==> flow/config.mk <==
export PLATFORM = sky130hd
export DESIGN_NAME = alu
export DESIGN_NICKNAME = alu
export VERILOG_FILES = /design/flow/design.v
export SDC_FILE = /design/flow/constraint.sdc
export NUM_CORES = 4
export LEC_CHECK = 0
export CAP_MARGIN = 0
export CELL_PAD_IN_SITES_GLOBAL_PLACEMENT = 3
export CORE_ASPECT_RATIO = 1.23
export CORE_MARGIN = 2
export CORE_UTILIZATION = 35
export CTS_CLUSTER_DIAMETER = 25
export CTS_CLUSTER_SIZE = 86
export GPL_ROUTABILITY_DRIVEN = 0
export GPL_TIMING_DRIVEN = 0
export SLEW_MARGIN = 20
==> flow/constraint.sdc <==
create_clock -name core_clock -period 14.4 [get_ports {i_clk}]
set_input_delay 2.8800 -clock core_clock [delete_from_list [all_inputs] [get_ports {i_clk}]]
set_output_delay 2.8800 -clock core_clock [all_outputs]
set_load 0.01 [all_outputs]
==> flow/design.v <==
module alu #(
    parameter INST_W = 4,
    parameter INT_W  = 6,
    parameter FRAC_W = 10,
    parameter DATA_W = INT_W + FRAC_W
)(
    input                      i_clk,
    input                      i_rst_n,
    input                      i_in_valid,
    output                     o_busy,
    input         [INST_W-1:0] i_inst,
    input  signed [DATA_W-1:0] i_data_a,
    input  signed [DATA_W-1:0] i_data_b,
    output                     o_out_valid,
    output        [DATA_W-1:0] o_data
);
localparam IDLE = 3'b000;
localparam INPUT = 3'b001;
localparam COMPUTE = 3'b010;
localparam TEMP = 3'b011; 
localparam OUTPUT = 3'b100;
reg o_busy_in ;
reg out_valid_in;
reg signed [DATA_W-1:0] i_A, i_B, nxt_i_A, nxt_i_B;
reg [INST_W-1:0] inst, nxt_inst;
reg signed [DATA_W-1:0] out1, nxt_out1;
reg [2:0] state, nxt_state;
reg       busy, nxt_busy;
reg       valid, nxt_valid;
reg signed [DATA_W:0] add, sub;
reg signed [2*DATA_W-1 :0] mul, nxt_mul;
reg signed [22:0] mul_part, sat_mul;
reg signed [22:0] round_mul;
reg signed  [2*DATA_W - 1:0] left, part_left;
reg [DATA_W - 1:0] revermatch; 
reg signed [DATA_W+3:0] data_acc [0:DATA_W-1], nxt_data_acc [0:DATA_W-1];
reg signed [20:0] temp_data_acc;
wire [3:0] index ;
reg flag ;
reg signed [15:0] mul_temp;
reg signed [45:0] soft_mul;
reg signed [15:0] soft_test;
reg signed [15:0] soft_neg; 
reg [15:0] val16;
reg [7:0] val8;
reg [3:0] val4;
reg [4:0] result;
assign o_data = out1;
assign index  = i_A[3:0];  
assign o_busy = o_busy_in;
assign o_out_valid = out_valid_in;
always @(*) begin
    if (state == COMPUTE) begin
        flag = 1'b1;
    end
    else flag = 1'b0;
end
always @(*) begin
    case (state)
        IDLE:begin
            nxt_state = INPUT;
        end 
        INPUT:begin
            if (i_in_valid) begin
                nxt_state = COMPUTE;
            end
            else nxt_state = state;
        end
        COMPUTE:begin
            nxt_state = TEMP;
        end
        TEMP:begin
            nxt_state = OUTPUT;
        end
        OUTPUT:begin
            nxt_state = IDLE;
        end
        default: nxt_state = state;
    endcase
end
always @(*) begin
    case (state)
        INPUT:begin
        if (i_in_valid) begin
            nxt_i_A = i_data_a;
            nxt_i_B = i_data_b;
            nxt_inst = i_inst;
        end
        else begin
            nxt_i_A = i_A;
            nxt_i_B = i_B;
            nxt_inst = inst;
        end
        end 
        default: begin
            nxt_i_A = i_A;
            nxt_i_B = i_B;
            nxt_inst = inst;
        end
    endcase
end
always @(*) begin
    if (state == OUTPUT) begin
        out_valid_in = 1'b1;  
    end
    else out_valid_in = 1'b0;  
end
always @(*) begin
    if (state == INPUT) begin
        o_busy_in = 1'b0;
    end
    else o_busy_in = 1'b1;
end
integer i;
always @(*) begin
    for(i=0;i<DATA_W;i=i+1)begin
    nxt_data_acc[i] = data_acc[i];
    end
    add = 0; sub = 0; mul = 0; mul_part = 0; round_mul = 0; sat_mul = 0;
    temp_data_acc = 0; soft_mul = 0; soft_test = 0; soft_neg = 0;
    left = 0; part_left = 0; result = 0; val16 = 0; val8 = 0; val4 = 0;
    case (inst)
        0: begin
            add = i_A + i_B;
            nxt_out1 = (!add[DATA_W] && add[DATA_W - 1]) ? 16'b0111_1111_1111_1111 :
                      (add[DATA_W] && !add[DATA_W - 1]) ? 16'b1000_0000_0000_0000 : add[DATA_W-1:0];
        end
        1:begin
            sub = i_A - i_B;
            nxt_out1 = (!sub[DATA_W] && sub[DATA_W - 1]) ?  16'b0111_1111_1111_1111 : 
                      (sub[DATA_W] && !sub[DATA_W - 1]) ?  16'b1000_0000_0000_0000 : sub[DATA_W-1:0];
        end
        2:begin
            mul = i_A*i_B;  
            mul_part = mul[2*DATA_W-1:9]; 
            if(mul_part[0] == 1'b1)begin
                round_mul = mul_part + 1'b1;
            end
            else begin
                round_mul = mul_part ;
            end
            sat_mul = (!round_mul[22] && (round_mul[21:11]> 11'b000_0001_1111)) ? 23'b011_1111_1111_1111_1111_1111 :  
                      (round_mul[22]  && (round_mul[21:11]< 11'b111_1110_0000)) ? 23'b100_0000_0000_0000_0000_0000 : round_mul;
            if ((sat_mul == 23'b011_1111_1111_1111_1111_1111) || (sat_mul == 23'b100_0000_0000_0000_0000_0000)) begin
                nxt_out1 = sat_mul[22:7];
            end
            else nxt_out1 = sat_mul[16:1];
        end
        3:begin
            if (flag == 1'b1) begin
            temp_data_acc = data_acc[index] + i_B;
            nxt_data_acc[index] = temp_data_acc[19:0]; 
            end
            else nxt_data_acc[index] = data_acc[index];
            nxt_out1 = (!data_acc[index][DATA_W+3] && (data_acc[index][19:10]>10'b00_0001_1111))? 16'b0111_1111_1111_1111 :
                       (data_acc[index][DATA_W+3]  && (data_acc[index][19:10]<10'b11_1110_0000)) ? 16'b1000_0000_0000_0000 : data_acc[index][DATA_W-1:0];
        end
        4:begin  
            if(!i_A[DATA_W-1] &&  i_A[14:10]>=5'b00010) soft_mul = {6'b0,i_A,24'b0};  
            else if (!i_A[DATA_W-1] && i_A[15:10]>=5'b0) begin   
                    soft_mul = ((i_A<<<1'b1) + 16'b0000_1000_0000_0000)*(30'b000000_01010101010101_0101_010101);
            end
            else if (i_A[15:10] == 6'b111111) begin    
                soft_test = i_A + 16'b0000_1000_0000_0000;
                soft_mul = (soft_test)*(30'b000000_01010101010101_0101_010101);
            end
            else if (i_A[15:10] == 6'b111110) begin
                soft_neg = (i_A<<<1'b1) + 16'b0001_0100_0000_0000;
                soft_mul = soft_neg*(30'b000000_000111000111000111_000111);
            end
            else if (i_A[15:10] == 6'b111101) begin
                soft_neg = (i_A + 16'b0000_1100_0000_0000);
                soft_mul = soft_neg*(30'b000000_000111000111000111_000111);
            end
            else soft_mul = 46'b0;
            nxt_out1 = ((soft_mul != 46'b01_1111_1111_1111_1111_1111_1111_1111_1111_1111_1111_1111) || (soft_mul != 46'b10_0000_0000_0000_0000_0000_0000_0000_0000_0000_0000_0000)) && (soft_mul[23] == 1'b1)?
                      soft_mul[DATA_W+23:24] + 1'b1:
                      ((soft_mul != 46'b01_1111_1111_1111_1111_1111_1111_1111_1111_1111_1111_1111) || (soft_mul != 46'b10_0000_0000_0000_0000_0000_0000_0000_0000_0000_0000_0000)) && (soft_mul[23] == 1'b0)?
                      soft_mul[DATA_W+23:24]:soft_mul[39:24];
        end
        5:begin   
            nxt_out1 = i_A ^ i_B;
        end
        6:begin   
            nxt_out1 = i_A >>> i_B;
        end
        7:begin   
            left = {i_A,i_A};
            part_left = left << i_B;
            nxt_out1 = part_left[2*DATA_W-1:DATA_W];
        end
        8:begin   
            result[4] = (i_A[15:0] == 16'b0) ? 1 : 0;
            val16     = (result[4]) ? 16'b1111_1111_1111_1111 : i_A;
            result[3] = (val16[15:8] == 8'b0) ? 1 : 0;
            val8      = (result[3]) ? val16[7:0] : val16[15:8];
            result[2] = (val8[7:4] == 4'b0) ? 1 : 0;
            val4      = (result[2]) ? val8[3:0] : val8[7:4];
            result[1] = (val4[3:2] == 2'b0) ? 1 : 0;
            result[0] = (result[1]) ? ~val4[1] : ~val4[3];
            nxt_out1 = {11'b0,result};
        end
        9:begin   
            nxt_out1[0] = (i_A[3:0] == i_B[15:12])  ? 1'b1 : 1'b0;
            nxt_out1[1] = (i_A[4:1] == i_B[14:11])  ? 1'b1 : 1'b0;
            nxt_out1[2] = (i_A[5:2] == i_B[13:10])  ? 1'b1 : 1'b0;
            nxt_out1[3] = (i_A[6:3] == i_B[12:9])   ? 1'b1 : 1'b0;
            nxt_out1[4] = (i_A[7:4] == i_B[11:8])   ? 1'b1 : 1'b0;
            nxt_out1[5] = (i_A[8:5] == i_B[10:7])   ? 1'b1 : 1'b0;
            nxt_out1[6] = (i_A[9:6] == i_B[9:6])    ? 1'b1 : 1'b0;
            nxt_out1[7] = (i_A[10:7] == i_B[8:5])   ? 1'b1 : 1'b0;
            nxt_out1[8] = (i_A[11:8] == i_B[7:4])   ? 1'b1 : 1'b0;
            nxt_out1[9] = (i_A[12:9] == i_B[6:3])   ? 1'b1 : 1'b0;
            nxt_out1[10] = (i_A[13:10] == i_B[5:2]) ? 1'b1 : 1'b0;
            nxt_out1[11] = (i_A[14:11] == i_B[4:1]) ? 1'b1 : 1'b0;
            nxt_out1[12] = (i_A[15:12] == i_B[3:0]) ? 1'b1 : 1'b0;
            nxt_out1[15:13] = 3'b000;
            end
        default: begin 
            nxt_out1 = out1;
        end
    endcase
end
    always @(posedge i_clk or negedge i_rst_n) begin
        if (!i_rst_n) begin
            out1 <= 0;
            i_A <= 0;
            i_B <= 0;
            state <= 0;
            inst <= 0;
            for ( i=0 ;i<DATA_W ;i=i+1) begin
                data_acc[i] <= 0;
            end
        end
        else begin
            out1 <= nxt_out1;
            i_A <= nxt_i_A;
            i_B <= nxt_i_B;
            state <= nxt_state;
            inst <= nxt_inst;
            for ( i=0 ;i<DATA_W ;i=i+1) begin
                data_acc[i] <= nxt_data_acc[i];
            end
        end
    end
endmodule
==> flow/run.sh <==
#!/bin/bash
# the make line also repeats each setting of config.mk as NAME=value (left out here)
make -C /OpenROAD-flow-scripts/flow DESIGN_CONFIG=/design/flow/config.mk WORK_HOME=/design/flow/orfs CLKGATE_MAP_FILE= finish
==> results of run 1 <==
-- routing by layer --
metal,vias up,share of wire [%]
li1,18820,-
met3,372,3.9
met1,21120,42
met5,-,0
met4,0,5.2
met2,1159,49
-- cell type report --
type / count / share of cell area (%)
inverter: 771 / 5.199
sequential: 377 / 16.98
clock inverter: 35 / 1.041
clock buffer: 199 / 6.946
buffer: 252 / 1.780
timing repair buffer: 75 / 1.771
tap: 1824 / 4.100
antenna: 2 / 0.008991
multi-input combinational: 3988 / 62.18
-- per-stage QoR --
stage / worst slack [ps] / area (µm²) / TNS, ps
2_1_floorplan: 5848 / 47890 / 0
3_3_place_gp: -7915 / 50730 / -2938010
3_5_place_dp: 1655 / 51210 / 0
4_1_cts: 1629 / 55660 / 0
5_1_grt: 1236 / 55660 / 0
6_report: 1589 / 55660 / 0
==> out/qor.yml, run 1 <==
instances_no_fill: 7523
crit_slowest_cell: "clkinv_1"
hold_end: "state[1]$_DFF_PN0_"
dieArea_um2: 139800
cp_max_fo: 14
num_vias: 41470
regArea_um2: 9450
worstPathRequired_ps: 14940
simple_gate_area_share_pct: 12.75
post-route-period-util_pct: 88.97
fillCellCount: 14050
drc: 0
cp_num_buf_inv: 4
ys_cells: 5388
rows: 150
antenna_found_initial: 3
hold_path_startpoint: "state[4]$_DFF_PN0_"
grt_pass1_vias: 43780
ios: 57
grt-ovfl-total: 0
critical_path_class: "reg2reg"
worstSetupStartpointType: "register"
crit_start: "i_A[10]$_DFFE_PN0P_"
worstMarginPinSlew_ps: 1284
grt_max_degree: 83
async_reset_ff_share_pct: 100.0
whs_ps: 347.6
root_buffer: "clkbuf_16"
fp_util_pct: 35.24
grt_util_met3_pct: 3.175
die_w_um: 337.5
dp_hpwl_um: 170000
first_pass_iters: 8
syn_area_um2: 47890
slew_violations: 0
track_usage_pct: 30.61
yosys_most_used_dff: "dfrtp_1"
postCtsResizedCells: 0
wirelength_um: 211700
ant_nets: 0
port_buffers: 56
yosys_area_um2: 47890
synthTopLogicFamily: "adder cells"
clock_path_buffers: 3
synthXorXnorAreaFrac_pct: 2.670
mi_logic_area_um2: 34610
r2r_setup_slack_ps: 1590
log.warning_count: 87
hold_path.class: "reg2reg"
hold_viol_final: 0
grt_pass1_wl_um: 308900
core_um2: 135900
grt_busiest_layer: "met2"
cts_tree: "yes"
clk_pin_slew_ps: 40
syn_inst: 5388
fin_skew_ps: 38.10
grtUsageMet1_pct: 38.80
yosysTopAreaCellShare_pct: 21.91
vias_per_cell: 5.512
timing.fmax_ghz: 0.07806
crit_top_cell: "fa_1"
nNetsFinal: 6792
end_kind: "register"
crit_family: "adder cells"
r2r_end: "out1[11]$_DFFE_PN0P_"
r2r-start: "i_A[10]$_DFFE_PN0P_"
topCellsByArea: "fa_1 (22%), dfrtp_1 (20%), ha_1 (17%)"
area_growth_pct: 16.23
aoi_share_pct: 17.02
cts_hold_buf: 0
ys_seq_share_pct: 19.70
cts_inserted_buffers: 131
hold_depth: 0
synth-edff-count: 0
h-tree-depth: 4
top_cell: "inv_1"
reg2regPathDepth: 28
post-route-util_pct: 40.96
finalCriticalPeriod_ps: 12810
finalSetupViolCount: 0
ys_sh_adder_pct: 38.44
initialDrtViolationCount: 2961
synth-warning-count: 3
synth_cell_types: 99
maxCapViolCount: 0
crit_cells: 28
die_height_um: 414.2
use_met2_pct: 52.25
dp.cells: 7287
syn_nets: 6584
cts_setup_buffers: 0
rsz0062_at_grt: "false"
post_drt_wl_per_cell_um: 28.15
max_stage_delay_ps: 1120
synth.avg_cell_area_um2: 8.888
worstPathArrival_ps: 13360
worstSkewPairLatency_ps: 720
muxShareOfSynthArea_pct: 1.340
status: "finished clean"
synthTopCellsByCount: "inv_1 (756), ha_1 (633), nand2_1 (557)"
clock_sinks: 377
yosys.area.top_type: "fa_1"
ys.flops: 377
endpoint: "out1[11]$_DFFE_PN0P_"
slew_headroom_pct: 14.38
==> run 2: changes to the inputs <==
- ABC_AREA: default -> 0
- CAP_MARGIN: 0 -> 30
- CELL_PAD_IN_SITES_GLOBAL_PLACEMENT: 3 -> default
- CORE_ASPECT_RATIO: 1.23 -> 1.38
- CORE_UTILIZATION: 35 -> 67
- CTS_CLUSTER_DIAMETER: 25 -> default
- CTS_CLUSTER_SIZE: 86 -> 41
- GPL_ROUTABILITY_DRIVEN: 0 -> default
- GPL_TIMING_DRIVEN: 0 -> default
- HOLD_SLACK_MARGIN: default -> 0.27
- MAX_ROUTING_LAYER: default -> met4
- PLACE_DENSITY_LB_ADDON: default -> 0.0
- SETUP_SLACK_MARGIN: default -> 3.33
- TNS_END_PERCENT: default -> 5
- clock period: 14.4 -> 11.3 ns (I/O delays scaled with it)
==> run 2 against run 1 <==
  * Non-clock buffer count decreased by 6
  * Cell area decreased by 2.9%
  * Flip-flop count unchanged
  * Final cell count decreased by 14%
==> out/qor.yml, run 2 <==
die_height_um: 318.1  # was 414.2 µm
synth_cell_types: 99  # unchanged
yosys_area_um2: 47890  # unchanged
hold_depth: 0  # unchanged
syn_inst: 5388  # unchanged
r2r-start: "i_A[12]$_DFFE_PN0P_"  # was i_A[10]$_DFFE_PN0P_
aoi_share_pct: 17.02  # unchanged
simple_gate_area_share_pct: 12.75  # unchanged
topCellsByArea: "fa_1 (22%), dfrtp_1 (20%), ha_1 (17%)"  # unchanged
ys.flops: 377  # unchanged
synthXorXnorAreaFrac_pct: 2.670  # unchanged
log.warning_count: 90  # was 87
async_reset_ff_share_pct: 100.0  # unchanged
finalSetupViolCount: 0  # unchanged
area_growth_pct: 12.86  # was 16.23%
instances_no_fill: 6468  # was 7,523
reg2regPathDepth: 28  # unchanged
worstSetupStartpointType: "register"  # unchanged
num_vias: 42670  # was 41,470
nNetsFinal: 6695  # was 6,792
dieArea_um2: 73660  # was 139,800 µm²
clk_pin_slew_ps: 70  # was 40 ps
vias_per_cell: 6.597  # was 5.512
r2r_setup_slack_ps: 2860  # was 1590 ps
slew_headroom_pct: 27.90  # was 14.38%
ys_cells: 5388  # unchanged
syn_nets: 6584  # unchanged
finalCriticalPeriod_ps: 8443  # was 12,810 ps
slew_violations: 0  # unchanged
first_pass_iters: 9  # was 8
yosys.area.top_type: "fa_1"  # unchanged
mi_logic_area_um2: 36010  # was 34,610 µm²
critical_path_class: "reg2reg"  # unchanged
regArea_um2: 9497  # was 9450 µm²
place_congestion: 1.068
grt_pass1_wl_um: 249500  # was 308,900 µm
worstMarginPinSlew_ps: 1082  # was 1284 ps
track_usage_pct: 46.26  # was 30.61%
synthTopCellsByCount: "inv_1 (756), ha_1 (633), nand2_1 (557)"  # unchanged
cp_num_buf_inv: 3  # was 4
fillCellCount: 5131  # was 14,050
top_cell: "inv_1"  # unchanged
worstSkewPairLatency_ps: 610  # was 720 ps
crit_family: "adder cells"  # unchanged
worstPathArrival_ps: 8970  # was 13,360 ps
rows: 115  # was 150
tns_ps: 0  # unchanged
hold_path.class: "reg2reg"  # unchanged
ios: 57  # unchanged
status: "finished clean"  # unchanged
hold_path_startpoint: "state[4]$_DFF_PN0_"  # unchanged
h-tree-depth: 2  # was 4
end_kind: "register"  # unchanged
clock_path_buffers: 3  # unchanged
crit_start: "i_A[12]$_DFFE_PN0P_"  # was i_A[10]$_DFFE_PN0P_
drc: 0  # unchanged
crit_top_cell: "fa_1"  # unchanged
root_buffer: "clkbuf_16"  # unchanged
ant_nets: 0  # unchanged
rsz0062_at_grt: "true"  # was false
endpoint: "out1[10]$_DFFE_PN0P_"  # was out1[11]$_DFFE_PN0P_
grt_pass1_vias: 42970  # was 43,780
cts_hold_buf: 0  # unchanged
ys_sh_adder_pct: 38.44  # unchanged
r2r_end: "out1[10]$_DFFE_PN0P_"  # was out1[11]$_DFFE_PN0P_
synth-edff-count: 0  # unchanged
grt-ovfl-total: 0  # unchanged
muxShareOfSynthArea_pct: 1.340  # unchanged
hold_end: "state[1]$_DFF_PN0_"  # unchanged
yosys_most_used_dff: "dfrtp_1"  # unchanged
ys_seq_share_pct: 19.70  # unchanged
maxCapViolCount: 0  # unchanged
core_um2: 71080  # was 135,900 µm²
whs_ps: 355.4  # was 347.6 ps
port_buffers: 56  # unchanged
synth.avg_cell_area_um2: 8.888  # unchanged
cts_inserted_buffers: 39  # was 131
synth-warning-count: 3  # unchanged
antenna_found_initial: 5  # was 3
fp_util_pct: 67.37  # was 35.24%
max_stage_delay_ps: 540  # was 1120 ps
worstPathRequired_ps: 11830  # was 14,940 ps
fin_skew_ps: 40.50  # was 38.10 ps
syn_area_um2: 47890  # unchanged
post-route-period-util_pct: 74.71  # was 88.97%
grt_max_degree: 176  # was 83
cp_max_fo: 5  # was 14
wirelength_um: 167000  # was 211,700 µm
crit_cells: 28  # unchanged
post_drt_wl_per_cell_um: 25.83  # was 28.15 µm
crit_slowest_cell: "xnor2_1"  # was clkinv_1
timing.fmax_ghz: 0.1184  # was 0.07806 GHz
finalInstanceArea_um2: 54050  # was 55,660 µm²
yosysTopAreaCellShare_pct: 21.91  # unchanged
dpl_cell_area_um2: 49470  # was 51,210 µm²
die_w_um: 231.6  # was 337.5 µm
dp.cells: 6223  # was 7,287
dp_hpwl_um: 119400  # was 170,000 µm
cts_tree: "yes"  # unchanged
clock_sinks: 377  # unchanged
hold_viol_final: 0  # unchanged
synthTopLogicFamily: "adder cells"  # unchanged
initialDrtViolationCount: 4592  # was 2,961
## run 2: metrics by stage
stage	setup WS (ps)	utilization, %
5_1_grt	2625	76.03
3_5_place_dp	1992	69.59
2_1_floorplan	3342	-
6_report	2857	76.03
4_1_cts	3284	73.63
3_3_place_gp	2088	69.43
## run 2: what timing repair did
action	4_1_cts	5_1_grt
pin swaps	28	106
buffers inserted	85	76
gates cloned	4	2
gates resized	199	214
endpoints found under the setup margin	16	16
## run 2: cell type report
class | instances | area share, %
Antenna cell | 5 | 0.02315
Sequential cell | 377 | 17.57
Clock buffer | 56 | 2.016
Multi-Input combinational cell | 3989 | 66.64
Inverter | 771 | 5.547
Tap cell | 936 | 2.167
Clock inverter | 13 | 0.3519
Timing Repair Buffer | 321 | 5.688
## run 2: routing by layer
layer  global-route usage, %  routed length [µm]  vias up
li1                        -                   -    18560
met1                   52.25               57770    20760
met2                   73.17               77400     2460
met3                   8.677               15920      895
met4                   34.20               15960        0
met5                       -                   0        -
==> run 3: changes to the inputs <==
- ABC_AREA: 0 -> default
- CAP_MARGIN: 30 -> 20
- CORE_ASPECT_RATIO: 1.38 -> default
- CORE_UTILIZATION: 67 -> 71
- CTS_CLUSTER_SIZE: 41 -> default
- HOLD_SLACK_MARGIN: 0.27 -> default
- MAX_ROUTING_LAYER: met4 -> default
- PLACE_DENSITY_LB_ADDON: 0.0 -> default
- SETUP_SLACK_MARGIN: 3.33 -> -0.43
- TNS_END_PERCENT: 5 -> default
- clock period: 11.3 -> 7.72 ns (I/O delays scaled with it)
==> run 3 against run 2 <==
  * Now fails the layout checks on negative setup slack
  * Critical path depth is 1 lower
  * Worst setup slack lost 3700 ps
  * Fmax down 1.7%
  * First-iteration DRC count grew 78%
  * Register-to-register slack worse by 3700 ps
  * Die area decreased by 5.6%
  * Utilization grew 8.0 points
  * Critical path type unchanged
  * Largest cell class unchanged
==> out/qor.yml, run 3 <==
clock_path_buffers: 3  # unchanged
check.faults: "negative setup slack"
dp.cells: 6707  # was 6,223
die_w_um: 263.7  # was 231.6 µm
log.warning_count: 93  # was 90
vias_per_cell: 7.162  # was 6.597
post_drt_wl_per_cell_um: 29.40  # was 25.83 µm
syn_nets: 6584  # unchanged
grt_pass1_vias: 49440  # was 42,970
antenna_found_initial: 13  # was 5
aoi_share_pct: 17.02  # unchanged
wirelength_um: 200500  # was 167,000 µm
syn_inst: 5388  # unchanged
worstSetupStartpointType: "register"  # unchanged
root_buffer: "clkbuf_16"  # unchanged
worstPathArrival_ps: 9090  # was 8970 ps
maxCapViolCount: 0  # unchanged
top_cell: "inv_1"  # unchanged
hold_path_startpoint: "state[1]$_DFF_PN0_"  # was state[4]$_DFF_PN0_
worstMarginPinSlew_ps: 1202  # was 1082 ps
rows: 95  # was 115
async_reset_ff_share_pct: 100.0  # unchanged
clock_sinks: 377  # unchanged
ant_nets: 0  # unchanged
cts_inserted_buffers: 43  # was 39
timing.fmax_ghz: 0.1164  # was 0.1184 GHz
reg2regPathDepth: 27  # was 28
critical_path_class: "reg2reg"  # unchanged
hold_depth: 0  # unchanged
synthXorXnorAreaFrac_pct: 2.670  # unchanged
finalCriticalPeriod_ps: 8592  # was 8443 ps
core_um2: 66920  # was 71,080 µm²
end_kind: "register"  # unchanged
syn_area_um2: 47890  # unchanged
fin_ws_ps: -871.6  # was 2857 ps
ios: 57  # unchanged
endpoint: "out1[10]$_DFFE_PN0P_"  # unchanged
crit_family: "adder cells"  # unchanged
slew_violations: 0  # unchanged
topCellsByArea: "fa_1 (22%), dfrtp_1 (20%), ha_1 (17%)"  # unchanged
synth-warning-count: 3  # unchanged
synth_cell_types: 99  # unchanged
tns_ps: -12520  # was 0 ps
die_height_um: 263.7  # was 318.1 µm
port_buffers: 56  # unchanged
crit_slowest_cell: "fa_2"  # was xnor2_1
yosys.area.top_type: "fa_1"  # unchanged
synth-edff-count: 0  # unchanged
dp_hpwl_um: 144700  # was 119,400 µm
h-tree-depth: 2  # unchanged
rsz0062_at_grt: "true"  # unchanged
crit_start: "i_A[8]$_DFFE_PN0P_"  # was i_A[12]$_DFFE_PN0P_
ys_seq_share_pct: 19.70  # unchanged
crit_top_cell: "fa_1"  # unchanged
hold_end: "state[0]$_DFF_PN1_"  # was state[1]$_DFF_PN0_
fp_util_pct: 71.56  # was 67.37%
initialDrtViolationCount: 8171  # was 4,592
hold_viol_final: 0  # unchanged
status: "complete, but fails checks"  # was finished clean
dieArea_um2: 69540  # was 73,660 µm²
simple_gate_area_share_pct: 12.75  # unchanged
fin_skew_ps: 50.52  # was 40.50 ps
yosysTopAreaCellShare_pct: 21.91  # unchanged
r2r_setup_slack_ps: -870  # was 2860 ps
slew_headroom_pct: 19.90  # was 27.90%
post-route-period-util_pct: 111.3  # was 74.71%
first_pass_iters: 17  # was 9
worstSkewPairLatency_ps: 630  # was 610 ps
fillCellCount: 3544  # was 5,131
instances_no_fill: 6821  # was 6,468
r2r_end: "out1[10]$_DFFE_PN0P_"  # unchanged
ys_sh_adder_pct: 38.44  # unchanged
hold_path.class: "reg2reg"  # unchanged
yosys_most_used_dff: "dfrtp_1"  # unchanged
drc: 0  # unchanged
grt_util_met3_pct: 18.21  # was 8.677%
worstPathRequired_ps: 8210  # was 11,830 ps
use_met2_pct: 81.38  # was 73.17%
ys.flops: 377  # unchanged
synthTopLogicFamily: "adder cells"  # unchanged
finalSetupViolCount: 16  # was 0
cp_num_buf_inv: 7  # was 3
muxShareOfSynthArea_pct: 1.340  # unchanged
place_congestion: 1.093  # was 1.068
grt_max_degree: 172  # was 176
area_growth_pct: 17.40  # was 12.86%
num_vias: 48850  # was 42,670
clk_pin_slew_ps: 60  # was 70 ps
grt-ovfl-total: 0  # unchanged
crit_cells: 27  # was 28
synthTopCellsByCount: "inv_1 (756), ha_1 (633), nand2_1 (557)"  # unchanged
cp_max_fo: 8  # was 5
max_stage_delay_ps: 720  # was 540 ps
track_usage_pct: 54.75  # was 46.26%
yosys_area_um2: 47890  # unchanged
synth.avg_cell_area_um2: 8.888  # unchanged
r2r-start: "i_A[8]$_DFFE_PN0P_"  # was i_A[12]$_DFFE_PN0P_
cts_tree: "yes"  # unchanged
grt_pass1_wl_um: 286800  # was 249,500 µm
nNetsFinal: 7100  # was 6,695
grtUsageMet1_pct: 63.74  # was 52.25%
ys_cells: 5388  # unchanged
grt_busiest_layer: "met2"  # unchanged
whs_ps: 414.4  # was 355.4 ps
[run 3: final cells by class]
class                      count  area, µm²  share of cell area [%]
timing repair buffer         722       5844                   10.40
clock inverter                19      224.0                  0.3984
multi-input combinational   3989      35460                   63.07
clock buffer                  60       1200                   2.134
inverter                     771       2922                   5.197
antenna                       10      25.02                 0.04451
sequential                   377       9458                   16.82
tap                          873       1092                   1.943
[run 3: through the flow]
| stage | instance area, µm² | utilization, % | setup slack (ps) |
|---|---|---|---|
| after floorplan | 47930 | - | -425.8 |
| after global placement | 53650 | 80.17 | -771.2 |
| after detailed placement | 53650 | 80.17 | -917.4 |
| after CTS | 55170 | 82.45 | -428.3 |
| after global routing | 56200 | 83.99 | -843.3 |
| final | 56220 | 84.01 | -871.6 |
[run 3: per-layer routing]
| metal | part of all wire [%] | vias up | wire [µm] |
|---|---|---|---|
| met5 | 0.059 | - | 118 |
| met4 | 12 | 14 | 24060 |
| met3 | 15 | 1933 | 30370 |
| met2 | 41 | 4687 | 82510 |
| met1 | 32 | 22840 | 63450 |
| li1 | - | 19380 | - |
[run 3: timing repair]
item                       CTS  global route
cloned                       0             1
pin swaps                    4            50
buffers inserted             0            28
resized                     19           184
setup endpoints to repair   15            16
hold buffers                 0             0
==> run 4: changes to the inputs <==
- CORE_UTILIZATION: 71 -> 68
- SETUP_SLACK_MARGIN: -0.43 -> 1.87
- clock period: 7.72 -> 6.48 ns (I/O delays scaled with it)
==> run 4 against run 3 <==
  * The flow now stops in global routing
  * Synthesized cell count is the same
  * Die area grew 4.3%
  * Area after synthesis unchanged
==> out/qor.yml, run 4 <==
simple_gate_area_share_pct: 12.75  # unchanged
synth-edff-count: 0  # unchanged
synth.avg_cell_area_um2: 8.888  # unchanged
grt-ovfl-total: 20
ys.flops: 377  # unchanged
dp_hpwl_um: 139400  # was 144,700 µm
yosys_area_um2: 47890  # unchanged
clock_sinks: 377  # unchanged
yosys.area.top_type: "fa_1"  # unchanged
yosysTopAreaCellShare_pct: 21.91  # unchanged
die_w_um: 269.4  # was 263.7 µm
dieArea_um2: 72560  # was 69,540 µm²
syn_nets: 6584  # unchanged
fp_util_pct: 68.50  # was 71.56%
muxShareOfSynthArea_pct: 1.340  # unchanged
ys_seq_share_pct: 19.70  # unchanged
tool.error: "[ERROR GRT-0232] Routing congestion too high. Check the congestion heatmap in the GUI."
cts_inserted_buffers: 43  # unchanged
synthXorXnorAreaFrac_pct: 2.670  # unchanged
dp.cells: 6982  # was 6,707
topCellsByArea: "fa_1 (22%), dfrtp_1 (20%), ha_1 (17%)"  # unchanged
syn_inst: 5388  # unchanged
dp_slack_ps: -1946  # was -917.4 ps
clock_path_buffers: 3  # unchanged
cts_hold_buf: 0  # unchanged
ios: 57  # unchanged
h-tree-depth: 2  # unchanged
aoi_share_pct: 17.02  # unchanged
place_congestion: 1.098  # was 1.093
async_reset_ff_share_pct: 100.0  # unchanged
ys_cells: 5388  # unchanged
synth_cell_types: 99  # unchanged
top_cell: "inv_1"  # unchanged
die_height_um: 269.4  # was 263.7 µm
ys_sh_adder_pct: 38.44  # unchanged
syn_area_um2: 47890  # unchanged
synthTopLogicFamily: "adder cells"  # unchanged
port_buffers: 56  # unchanged
core_um2: 69910  # was 66,920 µm²
root_buffer: "clkbuf_16"  # unchanged
track_usage_pct: 70.63
synth-warning-count: 3  # unchanged
status: "stopped before the end"  # was complete, but fails checks
stop_stage: "global routing"
synthTopCellsByCount: "inv_1 (756), ha_1 (633), nand2_1 (557)"  # unchanged
rows: 97  # was 95
yosys_most_used_dff: "dfrtp_1"  # unchanged
[run 4: per-layer routing]
| metal | track usage, % | GRT overflow |
|---|---|---|
| met4 | 69.85 | 10 |
| met1 | 72.29 | 0 |
| met5 | 13.95 | 0 |
| met2 | 91.49 | 8 |
| met3 | 48.90 | 2 |
[run 4: per-stage QoR]
stage	TNS, ps	area, µm²
4_1_cts	-19500	59370
3_3_place_gp	-27830	55890
3_5_place_dp	-28980	55890
2_1_floorplan	-17230	48890
[run 4: what timing repair did]
item / in CTS
hold endpoints to repair: 0
gates cloned: 1
setup endpoints to repair: 278
setup buffers: 88
gates resized: 320
pin swaps: 153
==> run 5: changes to the inputs <==
- CORE_UTILIZATION: 68 -> 71
- SETUP_SLACK_MARGIN: 1.87 -> default
- clock period: 6.48 -> 8.03 ns (I/O delays scaled with it)
==> run 5 against run 4 <==
  * The layout now fails its checks (negative setup slack)
  * Area after synthesis did not move
  * Synthesized cell count did not move
  * Die area fell by 4.2%
==> out/qor.yml, run 5 <==
fillCellCount: 3545
reg2regPathDepth: 29
die_w_um: 263.7  # was 269.4 µm
cp_max_fo: 7
slew_violations: 0
die_height_um: 263.7  # was 269.4 µm
endpoint: "out1[2]$_DFFE_PN0P_"
grt_max_degree: 185
max_stage_delay_ps: 740
syn_inst: 5388  # unchanged
crit_family: "adder cells"
grt_pass1_wl_um: 280000
r2r_setup_slack_ps: -390
finalCriticalPeriod_ps: 8422
ant_nets: 0
worstMarginPinSlew_ps: 1287
crit_slowest_cell: "fa_2"
h-tree-depth: 2  # unchanged
crit_top_cell: "inv_1"
hold_path.class: "reg2reg"
yosysTopAreaCellShare_pct: 21.91  # unchanged
rsz0062_at_grt: "true"
first_pass_iters: 13
slew_headroom_pct: 13.31
aoi_share_pct: 17.02  # unchanged
yosys_area_um2: 47890  # unchanged
vias_per_cell: 7.221
grt_pass1_vias: 48460
top_cell: "inv_1"  # unchanged
cts_inserted_buffers: 42  # was 43
synth-edff-count: 0  # unchanged
dp_slack_ps: -629.2  # was -1946 ps
hold_path_startpoint: "state[4]$_DFF_PN0_"
check.faults: "negative setup slack"
log.warning_count: 97
fp_util_pct: 71.56  # was 68.50%
ys_seq_share_pct: 19.70  # unchanged
topCellsByArea: "fa_1 (22%), dfrtp_1 (20%), ha_1 (17%)"  # unchanged
track_usage_pct: 53.34
end_kind: "register"
clock_path_buffers: 3  # unchanged
mi_logic_area_um2: 36060
whs_ps: 346.6
yosys_most_used_dff: "dfrtp_1"  # unchanged
syn_nets: 6584  # unchanged
r2r-start: "i_B[13]$_DFFE_PN0P_"
worstPathArrival_ps: 8920
cts_hold_buf: 0  # unchanged
status: "complete, but fails checks"  # was stopped before the end
drc: 0
yosys.area.top_type: "fa_1"  # unchanged
synth-warning-count: 3  # unchanged
crit_cells: 29
ios: 57  # unchanged
crit_start: "i_B[13]$_DFFE_PN0P_"
rows: 95  # was 97
initialDrtViolationCount: 7829
dieArea_um2: 69540  # was 72,560 µm²
hold_viol_final: 0
worstPathRequired_ps: 8520
fin_ws_ps: -391.6
worstSetupStartpointType: "register"
muxShareOfSynthArea_pct: 1.340  # unchanged
worstSkewPairLatency_ps: 640
hold_end: "state[1]$_DFF_PN0_"
grt-ovfl-total: 0
num_vias: 48380
r2r_end: "out1[2]$_DFFE_PN0P_"
maxCapViolCount: 0
cp_num_buf_inv: 9
wirelength_um: 198200
core_um2: 66920  # was 69,910 µm²
port_buffers: 56  # unchanged
syn_area_um2: 47890  # unchanged
dp_hpwl_um: 139800  # was 139,400 µm
post_drt_wl_per_cell_um: 29.57
finalSetupViolCount: 16
ys.flops: 377  # unchanged
fin_skew_ps: 37.22
clk_pin_slew_ps: 70
synthTopCellsByCount: "inv_1 (756), ha_1 (633), nand2_1 (557)"  # unchanged
clock_sinks: 377  # unchanged
tns_ps: -4218
ys_sh_adder_pct: 38.44  # unchanged
synth.avg_cell_area_um2: 8.888  # unchanged
hold_depth: 0
ys_cells: 5388  # unchanged
critical_path_class: "reg2reg"
regArea_um2: 9458
timing.fmax_ghz: 0.1187
area_growth_pct: 17.16
async_reset_ff_share_pct: 100.0  # unchanged
antenna_found_initial: 18
nNetsFinal: 6982
cts_tree: "yes"
synth_cell_types: 99  # unchanged
simple_gate_area_share_pct: 12.75  # unchanged
synthTopLogicFamily: "adder cells"  # unchanged
post-route-period-util_pct: 104.9
synthXorXnorAreaFrac_pct: 2.670  # unchanged
place_congestion: 1.117  # was 1.098
root_buffer: "clkbuf_16"  # unchanged
==> run 5: layout make-up <==
class | instances | area share (%)
well taps | 873 | 1.947
repair buffers | 606 | 8.949
flip-flops and latches | 377 | 16.86
diodes | 8 | 0.03568
clock buffers | 59 | 2.130
clock inverters | 18 | 0.5776
multi-input cells | 3988 | 64.26
inverters | 771 | 5.241
==> run 5: routing by layer <==
| metal | track usage [%] | vias up | wire, µm |
|---|---|---|---|
| met5 | 0 | - | 155 |
| met1 | 62.40 | 22690 | 62840 |
| met2 | 80.64 | 4679 | 83020 |
| li1 | - | 19140 | - |
| met3 | 17.34 | 1864 | 29880 |
| met4 | 43.54 | 14 | 22260 |
==> run 5: timing repair <==
item	in CTS	in global routing
pin swaps	9	135
cloned	0	1
setup buffers	14	43
resized	67	278
setup endpoints to repair	16	16
hold endpoints to repair	0	0
==> run 5: through the flow <==
stage	instances	cell area [µm²]	util, %
floorplan	5388	47950	-
global placement	6556	52480	78.41
detailed placement	6556	52480	78.41
CTS	6647	54400	81.29
global route	6693	56090	83.81
finish	6700	56110	83.84
==> run 6: changes to the inputs <==
- ABC_AREA: default -> 1
- CTS_CLUSTER_DIAMETER: default -> 243
- SETUP_SLACK_MARGIN: default -> -0.11
- clock period: 8.03 -> 6.78 ns (I/O delays scaled with it)
==> run 6 against run 5 <==
  * The run now fails in global routing
  * Die area is 13% higher
  * Area after synthesis up 13%
  * Synthesized cell count up 41%
==> out/qor.yml, run 6 <==
status: "stopped before the end"  # was complete, but fails checks
stop_stage: "global routing"
tool.error: "[ERROR GRT-0232] Routing congestion too high. Check the congestion heatmap in the GUI."
top_cell: "nand2_1"  # was inv_1
track_usage_pct: 75.47
ios: 57  # unchanged
cts_hold_buf: 0  # unchanged
synth.avg_cell_area_um2: 7.155  # was 8.888 µm²
yosys_most_used_dff: "dfrtp_1"  # unchanged
synthTopCellsByCount: "nand2_1 (2,154), inv_1 (1,429), ha_1 (633)"  # was inv_1 (756), ha_1 (633), nand2_1 (557)
rows: 101  # was 95
clock_sinks: 377  # unchanged
yosysTopAreaCellShare_pct: 19.34  # was 21.91%
dp.cells: 9182  # was 6,556
topCellsByArea: "fa_1 (19%), dfrtp_1 (17%), nand2_1 (15%)"  # was fa_1 (22%), dfrtp_1 (20%), ha_1 (17%)
muxShareOfSynthArea_pct: 0.09227  # was 1.340%
syn_nets: 8777  # was 6,584
dieArea_um2: 78620  # was 69,540 µm²
ys.flops: 377  # unchanged
place_congestion: 1.098  # was 1.117
die_w_um: 280.4  # was 263.7 µm
core_um2: 75820  # was 66,920 µm²
root_buffer: "clkbuf_16"  # unchanged
clock_path_buffers: 3  # unchanged
aoi_share_pct: 10.29  # was 17.02%
simple_gate_area_share_pct: 25.17  # was 12.75%
dp_slack_ps: -1003  # was -629.2 ps
syn_inst: 7581  # was 5,388
port_buffers: 56  # unchanged
cts_inserted_buffers: 38  # was 42
dp_hpwl_um: 162400  # was 139,800 µm
ys_seq_share_pct: 17.40  # was 19.70%
yosys.area.top_type: "fa_1"  # unchanged
synthXorXnorAreaFrac_pct: 1.479  # was 2.670%
h-tree-depth: 2  # unchanged
fp_util_pct: 71.54  # was 71.56%
synthTopLogicFamily: "adder cells"  # unchanged
synth_cell_types: 65  # was 99
synth-warning-count: 3  # unchanged
die_height_um: 280.4  # was 263.7 µm
yosys_area_um2: 54240  # was 47,890 µm²
ys_cells: 7581  # was 5,388
ys_sh_adder_pct: 33.94  # was 38.44%
synth-edff-count: 0  # unchanged
async_reset_ff_share_pct: 100.0  # unchanged
grt-ovfl-total: 157
syn_area_um2: 54240  # was 47,890 µm²
run 6: per-stage QoR:
step | area (µm²) | setup TNS [ps] | utilization [%]
after global placement | 61440 | -10530 | 81.03
after detailed placement | 61440 | -13300 | 81.03
after CTS | 64800 | -5020 | 85.46
after floorplan | 54450 | -1153 | -
run 6: metal layers:
| metal | overflow | track usage, % |
|---|---|---|
| met1 | 12 | 76.87 |
| met2 | 59 | 92.38 |
| met3 | 12 | 59.35 |
| met4 | 72 | 70.15 |
| met5 | 2 | 38.27 |
run 6: repair_timing:
item | 4_1_cts
gates resized | 395
pin swaps | 154
gates cloned | 2
endpoints found under the setup margin | 16
setup buffers | 58
==> run 7: changes to the inputs <==
- CORE_UTILIZATION: 71 -> 72
- CTS_CLUSTER_DIAMETER: 243 -> 200
- CTS_CLUSTER_SIZE: default -> 15
- SETUP_SLACK_MARGIN: -0.11 -> 0.36
- clock period: 6.78 -> 2.75 ns (I/O delays scaled with it)
==> run 7 against run 6 <==
  * Synthesized cell count is the same
  * Die area down 1.4%
  * The run again fails in global routing
  * Area after synthesis did not move
==> out/qor.yml, run 7 <==
clock_path_buffers: 3  # unchanged
async_reset_ff_share_pct: 100.0  # unchanged
synthTopLogicFamily: "adder cells"  # unchanged
synth-edff-count: 0  # unchanged
port_buffers: 56  # unchanged
rows: 100  # was 101
h-tree-depth: 1  # was 2
clock_sinks: 377  # unchanged
ys_cells: 7581  # unchanged
topCellsByArea: "fa_1 (19%), dfrtp_1 (17%), nand2_1 (15%)"  # unchanged
root_buffer: "clkbuf_16"  # unchanged
synth.avg_cell_area_um2: 7.155  # unchanged
fp_util_pct: 72.74  # was 71.54%
ys_seq_share_pct: 17.40  # unchanged
yosys.area.top_type: "fa_1"  # unchanged
aoi_share_pct: 10.29  # unchanged
cts_inserted_buffers: 29  # was 38
die_height_um: 278.5  # was 280.4 µm
status: "stopped before the end"  # unchanged
ios: 57  # unchanged
yosys_area_um2: 54240  # unchanged
track_usage_pct: 100.5
die_w_um: 278.5  # was 280.4 µm
ys.flops: 377  # unchanged
core_um2: 74570  # was 75,820 µm²
top_cell: "nand2_1"  # unchanged
grt-ovfl-total: 4330
syn_area_um2: 54240  # unchanged
synthXorXnorAreaFrac_pct: 1.479  # unchanged
yosys_most_used_dff: "dfrtp_1"  # unchanged
synthTopCellsByCount: "nand2_1 (2,154), inv_1 (1,429), ha_1 (633)"  # unchanged
yosysTopAreaCellShare_pct: 19.34  # unchanged
dp_hpwl_um: 187600  # was 162,400 µm
simple_gate_area_share_pct: 25.17  # unchanged
dp_slack_ps: -4993  # was -1003 ps
syn_inst: 7581  # unchanged
synth-warning-count: 3  # unchanged
dieArea_um2: 77550  # was 78,620 µm²
place_congestion: 1.177  # was 1.098
ys_sh_adder_pct: 33.94  # unchanged
muxShareOfSynthArea_pct: 0.09227  # unchanged
stop_stage: "global routing"  # unchanged
syn_nets: 8777  # unchanged
tool.error: "[ERROR GRT-0116] Global routing finished with congestion. Check the congestion regions in the DRC Viewer."  # was [ERROR GRT-0232] Routing congestion too high. Check the congestion heatmap in the GUI.
synth_cell_types: 65  # unchanged
[run 7: metal layers]
layer  global-route usage (%)  GRT overflow
met1                    92.94           231
met2                    116.3          2742
met3                    90.21           250
met4                    108.4          1084
met5                    72.23            23
[run 7: per-stage QoR]
stage	utilization (%)	cells	instance area (µm²)	hold slack [ps]
floorplan	-	7581	55750	254.4
global placement	91.22	9822	68020	341.3
CTS	96.34	9959	71850	360.2
detailed placement	91.22	9822	68020	345.7
[run 7: timing repair]
action	4_1_cts
gates resized	570
setup endpoints to repair	336
hold buffers	1
setup buffers	92
pin swaps	209
gates cloned	3
hold endpoints to repair	56
==> run 8: changes to the inputs <==
- ABC_AREA: 1 -> default
- CORE_UTILIZATION: 72 -> 40
- CTS_CLUSTER_DIAMETER: 200 -> default
- CTS_CLUSTER_SIZE: 15 -> default
- SETUP_SLACK_MARGIN: 0.36 -> default
- clock period: 2.75 -> 9.93 ns (I/O delays scaled with it)
==> run 8 against run 7 <==
  * The run now finishes clean
  * Area after synthesis is 12% lower
  * Synthesized cell count is 29% lower
  * Die area is 58% higher
==> out/qor.yml, run 8 <==
worstMarginPinSlew_ps: 1142
log.warning_count: 88
finalSetupViolCount: 0
finalCriticalPeriod_ps: 9416
crit_family: "adder cells"
timing.fmax_ghz: 0.1062
hold_depth: 0
ys_seq_share_pct: 19.70  # was 17.40%
muxShareOfSynthArea_pct: 1.340  # was 0.09227%
synth.avg_cell_area_um2: 8.888  # was 7.155 µm²
syn_area_um2: 47890  # was 54,240 µm²
r2r_end: "out1[5]$_DFFE_PN0P_"
num_vias: 39550
cp_num_buf_inv: 3
crit_start: "i_B[14]$_DFFE_PN0P_"
worstPathArrival_ps: 9920
cts_tree: "yes"
rows: 126  # was 100
ys_cells: 5388  # was 7,581
worstPathCellList: "clkinv_1, nor2_1, fa_1, fa_1, fa_1, fa_1, fa_1, inv_1, fa_1, inv_1, ha_1, and2_1, a41o_1, nor2b_1, or4b_1, o211ai_1, nor4_1, nand4_1, o21a_1, o31ai_1, and3_1, o21ai_0, a41oi_1"
reg2regPathDepth: 23
grt-ovfl-total: 0
max_stage_delay_ps: 840
initialDrtViolationCount: 3492
cp_max_fo: 12
fp_util_pct: 40.45  # was 72.74%
dieArea_um2: 122500  # was 77,550 µm²
maxCapViolCount: 0
area_growth_pct: 8.118
r2r-start: "i_B[14]$_DFFE_PN0P_"
hold_path_startpoint: "state[4]$_DFF_PN0_"
grt_pass1_vias: 40140
antenna_found_initial: 5
root_buffer: "clkbuf_16"  # unchanged
tns_ps: 0
end_kind: "register"
synth-warning-count: 3  # unchanged
syn_nets: 6584  # was 8,777
worstPathRequired_ps: 10430
synth-edff-count: 0  # unchanged
crit_slowest_cell: "dfrtp_1"
crit_cells: 23
ys.flops: 377  # unchanged
track_usage_pct: 26.60
clock_sinks: 377  # unchanged
topCellsByArea: "fa_1 (22%), dfrtp_1 (20%), ha_1 (17%)"  # was fa_1 (19%), dfrtp_1 (17%), nand2_1 (15%)
die_height_um: 350.0  # was 278.5 µm
simple_gate_area_share_pct: 12.75  # was 25.17%
die_w_um: 350.0  # was 278.5 µm
core_um2: 118400  # was 74,570 µm²
cts_setup_buffers: 0  # was 92
worstSkewPairLatency_ps: 590
synthTopCellsByCount: "inv_1 (756), ha_1 (633), nand2_1 (557)"  # was nand2_1 (2,154), inv_1 (1,429), ha_1 (633)
aoi_share_pct: 17.02  # was 10.29%
grt_pass1_wl_um: 247200
place_congestion: 1.018  # was 1.177
synthTopLogicFamily: "adder cells"  # unchanged
syn_inst: 5388  # was 7,581
worstSetupStartpointType: "register"
hold_end: "state[1]$_DFF_PN0_"
postCtsResizedCells: 0  # was 570
post-route-period-util_pct: 94.82
hold_path.class: "reg2reg"
clk_pin_slew_ps: 70
cts_inserted_buffers: 39  # was 29
yosysTopAreaCellShare_pct: 21.91  # was 19.34%
slew_headroom_pct: 23.57
crit_top_cell: "fa_1"
wirelength_um: 161600
cts_hold_buf: 0  # was 1
status: "finished clean"  # was stopped before the end
synthXorXnorAreaFrac_pct: 2.670  # was 1.479%
port_buffers: 56  # unchanged
ios: 57  # unchanged
top_cell: "inv_1"  # was nand2_1
rsz0062_at_grt: "false"
synth_cell_types: 99  # was 65
endpoint: "out1[5]$_DFFE_PN0P_"
critical_path_class: "reg2reg"
h-tree-depth: 2  # was 1
yosys_most_used_dff: "dfrtp_1"  # unchanged
post_drt_wl_per_cell_um: 23.14
async_reset_ff_share_pct: 100.0  # unchanged
yosys_area_um2: 47890  # was 54,240 µm²
drc: 0
slew_violations: 0
ant_nets: 0
nNetsFinal: 6548
dp_hpwl_um: 125300  # was 187,600 µm
hold_viol_final: 0
clock_path_buffers: 3  # unchanged
yosys.area.top_type: "fa_1"  # unchanged
ys_sh_adder_pct: 38.44  # was 33.94%
vias_per_cell: 5.665
first_pass_iters: 6
grt_max_degree: 173
fin_skew_ps: 44.24
r2r_setup_slack_ps: 510
run 8: layer usage:
metal | part of all wire (%) | up-vias | GRT usage (%)
met1 | 42 | 19580 | 35.33
met4 | 5.0 | 2 | 11.66
met3 | 7.2 | 315 | 4.189
li1 | - | 18240 | -
met2 | 45 | 1418 | 42.85
met5 | 0.0080 | - | 0
run 8: metrics by stage:
| stage | setup WS [ps] | std cells | cell area [µm²] | util, % | hold slack (ps) |
|---|---|---|---|---|---|
| floorplan | 1378 | 5388 | 47890 | - | 331.2 |
| global route | 64.59 | 6979 | 51770 | 43.72 | 379.1 |
| CTS | 632.2 | 6978 | 51720 | 43.68 | 372.5 |
| finish | 514.0 | 6982 | 51780 | 43.73 | 362.6 |
| detailed placement | 682.0 | 6911 | 50430 | 42.60 | 358.8 |
| global placement | 771.4 | 6909 | 50400 | 42.57 | 341.9 |
run 8: area by class of cell:
cell class                 count  area (µm²)
fill                       11750       66620
multi-input combinational   3988       34670
sequential                   377        9439
inverter                     771        2894
tap                         1600        2002
timing repair buffer         175        1471
clock buffer                  54        1102
clock inverter                13       186.4
antenna                        4       10.01
==> run 9: changes to the inputs <==
- ABC_AREA: default -> 0
- CAP_MARGIN: 20 -> 40
- CELL_PAD_IN_SITES_DETAIL_PLACEMENT: default -> 1
- CELL_PAD_IN_SITES_GLOBAL_PLACEMENT: default -> 3
- CORE_ASPECT_RATIO: default -> 0.83
- CORE_MARGIN: 2 -> 9
- CORE_UTILIZATION: 40 -> 55
- CTS_CLUSTER_DIAMETER: default -> 284
- CTS_CLUSTER_SIZE: default -> 36
- GPL_ROUTABILITY_DRIVEN: default -> 0
- GPL_TIMING_DRIVEN: default -> 0
- HOLD_SLACK_MARGIN: default -> 0.29
- MAX_ROUTING_LAYER: default -> met5
- PLACE_DENSITY_LB_ADDON: default -> 0.19
- SETUP_SLACK_MARGIN: default -> 2.48
- TNS_END_PERCENT: default -> 65
- clock period: 9.93 -> 11.3 ns (I/O delays scaled with it)
==> run 9 against run 8 <==
  * The run now fails in global placement without I/O
  * Die area down 20%
  * Area after synthesis unchanged
  * Synthesized cell count unchanged
==> out/qor.yml, run 9 <==
status: "stopped before the end"  # was finished clean
stop_stage: "global placement without I/O"
tool.error: "[ERROR FLW-0024] Place density exceeds 1.0 (current PLACE_DENSITY_LB_ADDON =  0.19). Please check if the value of  PLACE_DENSITY_LB_ADDON is between 0 and 0.99."
ys_seq_share_pct: 19.70  # unchanged
muxShareOfSynthArea_pct: 1.340  # unchanged
ys_sh_adder_pct: 38.44  # unchanged
yosysTopAreaCellShare_pct: 21.91  # unchanged
rows: 98  # was 126
synthTopLogicFamily: "adder cells"  # unchanged
synth-warning-count: 3  # unchanged
ys.flops: 377  # unchanged
die_w_um: 341.9  # was 350.0 µm
core_um2: 86200  # was 118,400 µm²
dieArea_um2: 98060  # was 122,500 µm²
synth-edff-count: 0  # unchanged
fp_util_pct: 55.55  # was 40.45%
synthXorXnorAreaFrac_pct: 2.670  # unchanged
syn_inst: 5388  # unchanged
async_reset_ff_share_pct: 100.0  # unchanged
synth_cell_types: 99  # unchanged
synthTopCellsByCount: "inv_1 (756), ha_1 (633), nand2_1 (557)"  # unchanged
topCellsByArea: "fa_1 (22%), dfrtp_1 (20%), ha_1 (17%)"  # unchanged
top_cell: "inv_1"  # unchanged
synth.avg_cell_area_um2: 8.888  # unchanged
ys_cells: 5388  # unchanged
simple_gate_area_share_pct: 12.75  # unchanged
syn_area_um2: 47890  # unchanged
syn_nets: 6584  # unchanged
yosys_most_used_dff: "dfrtp_1"  # unchanged
yosys.area.top_type: "fa_1"  # unchanged
yosys_area_um2: 47890  # unchanged
aoi_share_pct: 17.02  # unchanged
die_height_um: 286.8  # was 350.0 µm
==> run 10: changes to the inputs <==
- ABC_AREA: 0 -> default
- CAP_MARGIN: 40 -> 20
- CELL_PAD_IN_SITES_DETAIL_PLACEMENT: 1 -> default
- CELL_PAD_IN_SITES_GLOBAL_PLACEMENT: 3 -> default
- CORE_ASPECT_RATIO: 0.83 -> default
- CORE_MARGIN: 9 -> 2
- CORE_UTILIZATION: 55 -> 40
- CTS_CLUSTER_DIAMETER: 284 -> 310
- CTS_CLUSTER_SIZE: 36 -> default
- GPL_ROUTABILITY_DRIVEN: 0 -> default
- HOLD_SLACK_MARGIN: 0.29 -> default
- MAX_ROUTING_LAYER: met5 -> default
- PLACE_DENSITY_LB_ADDON: 0.19 -> default
- SETUP_SLACK_MARGIN: 2.48 -> default
- TNS_END_PERCENT: 65 -> default
- clock period: 11.3 -> 10.0 ns (I/O delays scaled with it)
==> run 10 against run 9 <==
  * Now clean on timing, DRC and antenna
  * Area after synthesis unchanged
  * Die area increased by 25%
  * Synthesized cell count unchanged
==> out/qor.yml, run 10 <==
status: "finished clean"  # was stopped before the end
clk_pin_slew_ps: 60
grt_pass1_vias: 42410
core_um2: 118400  # was 86,200 µm²
dieArea_um2: 122500  # was 98,060 µm²
die_height_um: 350.0  # was 286.8 µm
syn_nets: 6584  # unchanged
num_vias: 41730
max_stage_delay_ps: 810
first_pass_iters: 8
port_buffers: 56
ys_sh_adder_pct: 38.44  # unchanged
async_reset_ff_share_pct: 100.0  # unchanged
cp_num_buf_inv: 6
hold_end: "state[0]$_DFF_PN1_"
yosys_most_used_dff: "dfrtp_1"  # unchanged
crit_slowest_cell: "clkinv_1"
end_kind: "register"
synthTopCellsByCount: "inv_1 (756), ha_1 (633), nand2_1 (557)"  # unchanged
fillCellCount: 11690
cp_max_fo: 10
grt-ovfl-total: 0
dp.cells: 7058
cts_tree: "yes"
ant_nets: 0
syn_inst: 5388  # unchanged
dpl_cell_area_um2: 50800
crit_cells: 28
yosysTopAreaCellShare_pct: 21.91  # unchanged
dp_hpwl_um: 145600
wirelength_um: 182500
worstMarginPinSlew_ps: 1214
cts_inserted_buffers: 43
log.warning_count: 85
top_cell: "inv_1"  # unchanged
slew_headroom_pct: 19.04
slew_violations: 0
ys_seq_share_pct: 19.70  # unchanged
area_growth_pct: 9.612
synth-edff-count: 0  # unchanged
r2r_setup_slack_ps: 210
r2r-start: "i_A[8]$_DFFE_PN0P_"
hold_viol_final: 0
vias_per_cell: 5.853
worstPathRequired_ps: 10410
rows: 126  # was 98
finalInstanceArea_um2: 52490
antenna_found_initial: 3
yosys.area.top_type: "fa_1"  # unchanged
post-route-period-util_pct: 97.93
cts_hold_buf: 0
r2r_end: "out1[0]$_DFFE_PN0P_"
critical_path_class: "reg2reg"
fin_skew_ps: 19.00
finalCriticalPeriod_ps: 9793
hold_path_startpoint: "state[1]$_DFF_PN0_"
synth_cell_types: 99  # unchanged
track_usage_pct: 30.05
grt_max_degree: 87
synth-warning-count: 3  # unchanged
muxShareOfSynthArea_pct: 1.340  # unchanged
initialDrtViolationCount: 4180
root_buffer: "clkbuf_16"
drc: 0
synth.avg_cell_area_um2: 8.888  # unchanged
synthTopLogicFamily: "adder cells"  # unchanged
aoi_share_pct: 17.02  # unchanged
fp_util_pct: 40.45  # was 55.55%
ios: 57
syn_area_um2: 47890  # unchanged
post_drt_wl_per_cell_um: 25.59
timing.fmax_ghz: 0.1021
simple_gate_area_share_pct: 12.75  # unchanged
crit_start: "i_A[8]$_DFFE_PN0P_"
synthXorXnorAreaFrac_pct: 2.670  # unchanged
place_congestion: 1.021
clock_sinks: 377
ys.flops: 377  # unchanged
dp_slack_ps: -1892
instances_no_fill: 7130
grt_pass1_wl_um: 274300
hold_path.class: "reg2reg"
worstSetupStartpointType: "register"
crit_top_cell: "fa_1"
maxCapViolCount: 0
finalSetupViolCount: 0
die_w_um: 350.0  # was 341.9 µm
tns_ps: 0
h-tree-depth: 2
endpoint: "out1[0]$_DFFE_PN0P_"
nNetsFinal: 6691
reg2regPathDepth: 28
ys_cells: 5388  # unchanged
worstPathArrival_ps: 10210
clock_path_buffers: 3
worstSkewPairLatency_ps: 600
fin_ws_ps: 206.9
hold_depth: 0
topCellsByArea: "fa_1 (22%), dfrtp_1 (20%), ha_1 (17%)"  # unchanged
crit_family: "adder cells"
yosys_area_um2: 47890  # unchanged
==> run 10: area by class of cell <==
cell class,count,area (µm²),area share [%]
antenna,2,5.005,0.009534
inverter,771,2924,5.571
sequential,377,9459,18.02
tap,1600,2002,3.814
buffer,233,967.2,1.843
timing repair buffer,81,963.4,1.835
clock buffer,55,1191,2.269
multi-input combinational,3988,34780,66.25
clock inverter,23,202.7,0.3861
==> run 10: what timing repair did <==
| item | CTS | global route |
|---|---|---|
| gates cloned | 0 | 0 |
| pin swaps | 0 | 1 |
| endpoints found under the setup margin | 17 | 16 |
| resized | 48 | 58 |
| hold endpoints to repair | 0 | 0 |
| setup buffers | 0 | 11 |
==> run 10: metrics by stage <==
| step | utilization (%) | hold WS (ps) |
|---|---|---|
| after global routing | 44.33 | 393.0 |
| after global placement | 42.61 | 358.7 |
| final | 44.34 | 378.2 |
| after floorplan | - | 331.2 |
| after detailed placement | 42.91 | 366.9 |
| after CTS | 44.16 | 379.6 |
==> run 10: layer usage <==
metal	vias up	share of wire, %	track usage (%)
li1	18560	-	-
met1	20810	41	40.18
met2	1879	45	47.79
met3	481	7.9	4.178
met4	2	5.9	14.80
met5	-	0.0038	0
==> run 11: changes to the inputs <==
- ABC_AREA: default -> 0
- CAP_MARGIN: 20 -> 30
- CORE_ASPECT_RATIO: default -> 0.71
- CORE_MARGIN: 2 -> 9
- CORE_UTILIZATION: 40 -> 72
- CTS_CLUSTER_DIAMETER: 310 -> default
- GPL_TIMING_DRIVEN: 0 -> default
- HOLD_SLACK_MARGIN: default -> 0.29
- MAX_ROUTING_LAYER: default -> met4
- PLACE_DENSITY_LB_ADDON: default -> 0.19
- SETUP_SLACK_MARGIN: default -> -0.73
- TNS_END_PERCENT: default -> 50
- clock period: 10.0 -> 7.45 ns (I/O delays scaled with it)
==> run 11 against run 10 <==
  * The layout now fails its checks (negative setup slack)
  * Worst setup slack worse by 1900 ps
  * Sequential share of layout area shrank 1.6 points
  * Critical endpoint is now out1[8]$_DFFE_PN0P_
==> out/qor.yml, run 11 <==
hold_depth: 0  # unchanged
dpl_cell_area_um2: 54790  # was 50,800 µm²
synthTopCellsByCount: "inv_1 (756), ha_1 (633), nand2_1 (557)"  # unchanged
finalInstanceArea_um2: 57760  # was 52,490 µm²
slew_headroom_pct: 21.47  # was 19.04%
r2r-start: "i_A[12]$_DFFE_PN0P_"  # was i_A[8]$_DFFE_PN0P_
endpoint: "out1[8]$_DFFE_PN0P_"  # was out1[0]$_DFFE_PN0P_
grt-ovfl-total: 0  # unchanged
die_w_um: 324.1  # was 350.0 µm
root_buffer: "clkbuf_16"  # unchanged
finalSetupViolCount: 16  # was 0
synth-warning-count: 3  # unchanged
ios: 57  # unchanged
syn_nets: 6584  # unchanged
async_reset_ff_share_pct: 100.0  # unchanged
end_kind: "register"  # unchanged
synth_cell_types: 99  # unchanged
hold_end: "state[0]$_DFF_PN1_"  # unchanged
r2r_end: "out1[8]$_DFFE_PN0P_"  # was out1[0]$_DFFE_PN0P_
clock_sinks: 377  # unchanged
top_layer_used: "met4"  # was met5
crit_start: "i_A[12]$_DFFE_PN0P_"  # was i_A[8]$_DFFE_PN0P_
first_pass_iters: 22  # was 8
muxShareOfSynthArea_pct: 1.340  # unchanged
finalCriticalPeriod_ps: 9172  # was 9793 ps
worstPathRequired_ps: 7850  # was 10,410 ps
area_growth_pct: 20.61  # was 9.612%
synth.avg_cell_area_um2: 8.888  # unchanged
simple_gate_area_share_pct: 12.75  # unchanged
status: "complete, but fails checks"  # was finished clean
topCellsByArea: "fa_1 (22%), dfrtp_1 (20%), ha_1 (17%)"  # unchanged
h-tree-depth: 2  # unchanged
wl_met3_um: 44310  # was 14,330 µm
syn_inst: 5388  # unchanged
log.warning_count: 93  # was 85
met1_length_um: 69630  # was 75,330 µm
crit_slowest_cell: "o41ai_4"  # was clkinv_1
crit_family: "adder cells"  # unchanged
yosys_most_used_dff: "dfrtp_1"  # unchanged
syn_area_um2: 47890  # unchanged
nNetsFinal: 7264  # was 6,691
ys_sh_adder_pct: 38.44  # unchanged
worstPathArrival_ps: 9570  # was 10,210 ps
cp_max_fo: 6  # was 10
grt_pass1_vias: 49920  # was 42,410
cp_num_buf_inv: 6  # unchanged
synthXorXnorAreaFrac_pct: 2.670  # unchanged
check.faults: "negative setup slack"
whs_ps: 374.1  # was 378.2 ps
rows: 79  # was 126
ys_cells: 5388  # unchanged
place_congestion: 1.139  # was 1.021
synthTopLogicFamily: "adder cells"  # unchanged
fin_ws_ps: -1722  # was 206.9 ps
dieArea_um2: 76260  # was 122,500 µm²
top_cell: "inv_1"  # unchanged
dp_hpwl_um: 147900  # was 145,600 µm
hold_viol_final: 0  # unchanged
track_usage_pct: 52.38  # was 30.05%
grt_pass1_wl_um: 295900  # was 274,300 µm
die_height_um: 235.3  # was 350.0 µm
reg2regPathDepth: 28  # unchanged
ys.flops: 377  # unchanged
hold_path_startpoint: "state[1]$_DFF_PN0_"  # unchanged
==> run 11: timing repair <==
action / 4_1_cts / 5_1_grt
cloned: 1 / 0
setup endpoints to repair: 16 / 16
buffers inserted: 5 / 47
gates resized: 60 / 230
pin swaps: 15 / 88
==> run 11: final cells by class <==
type                            count  area, µm²
Timing Repair Buffer              895       7103
Clock buffer                       44      969.7
Tap cell                          891       1115
Antenna cell                       21      52.55
Multi-Input combinational cell   3989      35760
Inverter                          771       2935
Fill cell                        3034       7875
Clock inverter                     18      361.6
Sequential cell                   377       9464
==> run 11: through the flow <==
stage	TNS (ps)	cells	worst slack [ps]	utilization [%]
floorplan	-10510	5388	-710.0	-
global placement	-9707	6873	-728.4	83.36
detailed placement	-14550	6882	-1168	83.47
CTS	-10520	6948	-728.3	85.90
global route	-24270	7002	-1676	87.99
finish	-25680	7006	-1722	88.00
==> run 11: routing by layer <==
layer / vias up / global-route usage, %
met5: - / -
met4: 0 / 27.49
met3: 2016 / 28.16
met2: 5948 / 68.69
met1: 23770 / 64.16
li1: 19710 / -
